==> flow/design.v (excerpt) <==
module alu_top(
    input             clk,
    input      [31:0] a_in,
    input      [31:0] b_in,
    input      [3:0]  aluc_in,
    output reg [31:0] r_out,
    output reg        zero_out,
    output reg        overflow_out
    );
For scale: about 1100 cells after synthesis, roughly 100 flip-flops, ~100 I/O pins, roughly 0.0092 mm² of cells after synthesis.
export LEC_CHECK = 0
export CAP_MARGIN = 35
export CORE_MARGIN = 2
export CORE_UTILIZATION = 72
export CTS_CLUSTER_DIAMETER = 51
export CTS_CLUSTER_SIZE = 21
export PLACE_DENSITY = 0.67
export SLEW_MARGIN = 20
create_clock -name core_clock -period 5.42 [get_ports {clk}]
run.sh (not shown) runs the stock make flow with config.mk's settings and CLKGATE_MAP_FILE=.
The baseline reached the layout checks and failed them: setup timing.
Edit:
--- a/flow/config.mk
+++ b/flow/config.mk
@@ -7,8 +7,7 @@
 export LEC_CHECK = 0
-export CAP_MARGIN = 35
+export CAP_MARGIN = 20
 export CORE_MARGIN = 2
 export CORE_UTILIZATION = 72
-export CTS_CLUSTER_DIAMETER = 51
-export CTS_CLUSTER_SIZE = 21
-export PLACE_DENSITY = 0.67
+export CTS_CLUSTER_DIAMETER = 52
+export PLACE_DENSITY = 0.4
 export SLEW_MARGIN = 20
==> flow/constraint.sdc (replaced) <==
create_clock -name core_clock -period 5.48 [get_ports {clk}]
set_input_delay 1.0960 -clock core_clock [delete_from_list [all_inputs] [get_ports {clk}]]
set_output_delay 1.0960 -clock core_clock [all_outputs]
set_load 0.01 [all_outputs]
What happened:
- Now the flow ended with an error in global routing with GRT-0232
- synthesized area is unchanged
- die size is unchanged
- synthesized cell count is unchanged
Edit:
--- a/flow/config.mk
+++ b/flow/config.mk
@@ -9,5 +9,3 @@
 export CORE_MARGIN = 2
-export CORE_UTILIZATION = 72
-export CTS_CLUSTER_DIAMETER = 52
-export PLACE_DENSITY = 0.4
+export CORE_UTILIZATION = 40
 export SLEW_MARGIN = 20
==> flow/constraint.sdc (replaced) <==
create_clock -name core_clock -period 6.0 [get_ports {clk}]
set_input_delay 1.2000 -clock core_clock [delete_from_list [all_inputs] [get_ports {clk}]]
set_output_delay 1.2000 -clock core_clock [all_outputs]
set_load 0.01 [all_outputs]
Result:
- The changed run went through all stages and came out clean
- die area is higher by 77%
- synthesized area stays the same
- synthesized cell count does not change
Edit:
--- a/flow/config.mk
+++ b/flow/config.mk
@@ -9,3 +9,5 @@
 export CORE_MARGIN = 2
-export CORE_UTILIZATION = 40
+export CORE_UTILIZATION = 67
+export CTS_CLUSTER_SIZE = 100
 export SLEW_MARGIN = 20
+export TNS_END_PERCENT = 5
Global-route usage went up by 19 points. Fmax goes down by about 2.7%. Design area decreases by about 1.5%. Clock power goes up by about 2%. Wire length came out higher by 4.4%. Core utilization goes up by 33 points.
Edit:
--- a/flow/config.mk
+++ b/flow/config.mk
@@ -9,5 +9,3 @@
 export CORE_MARGIN = 2
-export CORE_UTILIZATION = 67
-export CTS_CLUSTER_SIZE = 100
+export CORE_UTILIZATION = 66
 export SLEW_MARGIN = 20
-export TNS_END_PERCENT = 5
==> flow/constraint.sdc (replaced) <==
create_clock -name core_clock -period 4.88 [get_ports {clk}]
set_input_delay 0.9760 -clock core_clock [delete_from_list [all_inputs] [get_ports {clk}]]
set_output_delay 0.9760 -clock core_clock [all_outputs]
set_load 0.01 [all_outputs]
Now the flow ran to the end with violations: setup timing.
Die area went up by about 1.5%.
Wire length went up by about 20%.
Sequential share of layout area went down by 2.4 points.
Total power went up by 37%.
Flip-flop count does not change.
Non-clock buffer count went up by 198.
Cell area went up by 15%.
Combinational power went up by about 56%.
Via count went up by 17%.
Edit:
--- a/flow/config.mk
+++ b/flow/config.mk
@@ -9,3 +9,5 @@
 export CORE_MARGIN = 2
-export CORE_UTILIZATION = 66
+export CORE_UTILIZATION = 71
+export CTS_CLUSTER_SIZE = 58
+export PLACE_DENSITY = 0.67
 export SLEW_MARGIN = 20
==> flow/constraint.sdc (replaced) <==
create_clock -name core_clock -period 5.0 [get_ports {clk}]
set_input_delay 1.0000 -clock core_clock [delete_from_list [all_inputs] [get_ports {clk}]]
set_output_delay 1.0000 -clock core_clock [all_outputs]
set_load 0.01 [all_outputs]
The changed run did not get past global routing, error GRT-0232.
Synthesized area does not change.
Die size fell by 6.8%.
Synthesized cell count stays the same.


Starting RTL as in the previous note.
==> flow/config.mk <==
export PLATFORM = sky130hd
export DESIGN_NAME = alu_top
export DESIGN_NICKNAME = alu_top
export VERILOG_FILES = /design/flow/design.v
export SDC_FILE = /design/flow/constraint.sdc
export NUM_CORES = 4
export LEC_CHECK = 0
export ABC_AREA = 1
export CAP_MARGIN = 35
export CORE_MARGIN = 2
export CORE_UTILIZATION = 72
export CTS_CLUSTER_DIAMETER = 105
export CTS_CLUSTER_SIZE = 72
export HOLD_SLACK_MARGIN = 0.3
export SETUP_SLACK_MARGIN = -0.2
export SLEW_MARGIN = 20
==> flow/constraint.sdc <==
create_clock -name core_clock -period 3.5 [get_ports {clk}]
set_input_delay 0.7000 -clock core_clock [delete_from_list [all_inputs] [get_ports {clk}]]
set_output_delay 0.7000 -clock core_clock [all_outputs]
set_load 0.01 [all_outputs]
The first run stopped in 4_1_cts.
Edit:
Settings changed: ABC_AREA 1 to default, CAP_MARGIN 35 to 20, CTS_CLUSTER_DIAMETER 105 to default, CTS_CLUSTER_SIZE 72 to default, HOLD_SLACK_MARGIN 0.3 to default, PLACE_DENSITY from default to 0.66, SETUP_SLACK_MARGIN -0.2 to default.
Clock period 3.5 ns to 5.81 ns, I/O delays scaled along.
After rerunning: This time the run completed, yet does not pass: negative setup slack; synthesized area fell by 11%; die area fell by 11%; synthesized cell count fell by 35%.
Edit:
Settings changed: CTS_CLUSTER_DIAMETER from default to 62.
Clock period 5.81 ns to 5.73 ns, I/O delays scaled along.
=> The new run finished with negative setup slack left. Count of clock-buffer cells in the layout goes down by 1. Setup slack gets better by 0.078 ns. Total power is higher by about 3%. Sequential share of layout area barely changes. Maximum frequency rose by about 2.7%.
Edit:
Settings changed: CTS_CLUSTER_DIAMETER 62 to 52, PLACE_DENSITY 0.66 to 0.37.
Clock period 5.73 ns to 5.48 ns, I/O delays scaled along.
The changed run ended with an error in 5_1_grt with GRT-0232. Die area is unchanged. Synthesized cell count stays the same. Area after synthesis does not change.
Power figures rest on the tool's default switching activity, not on a simulated workload.
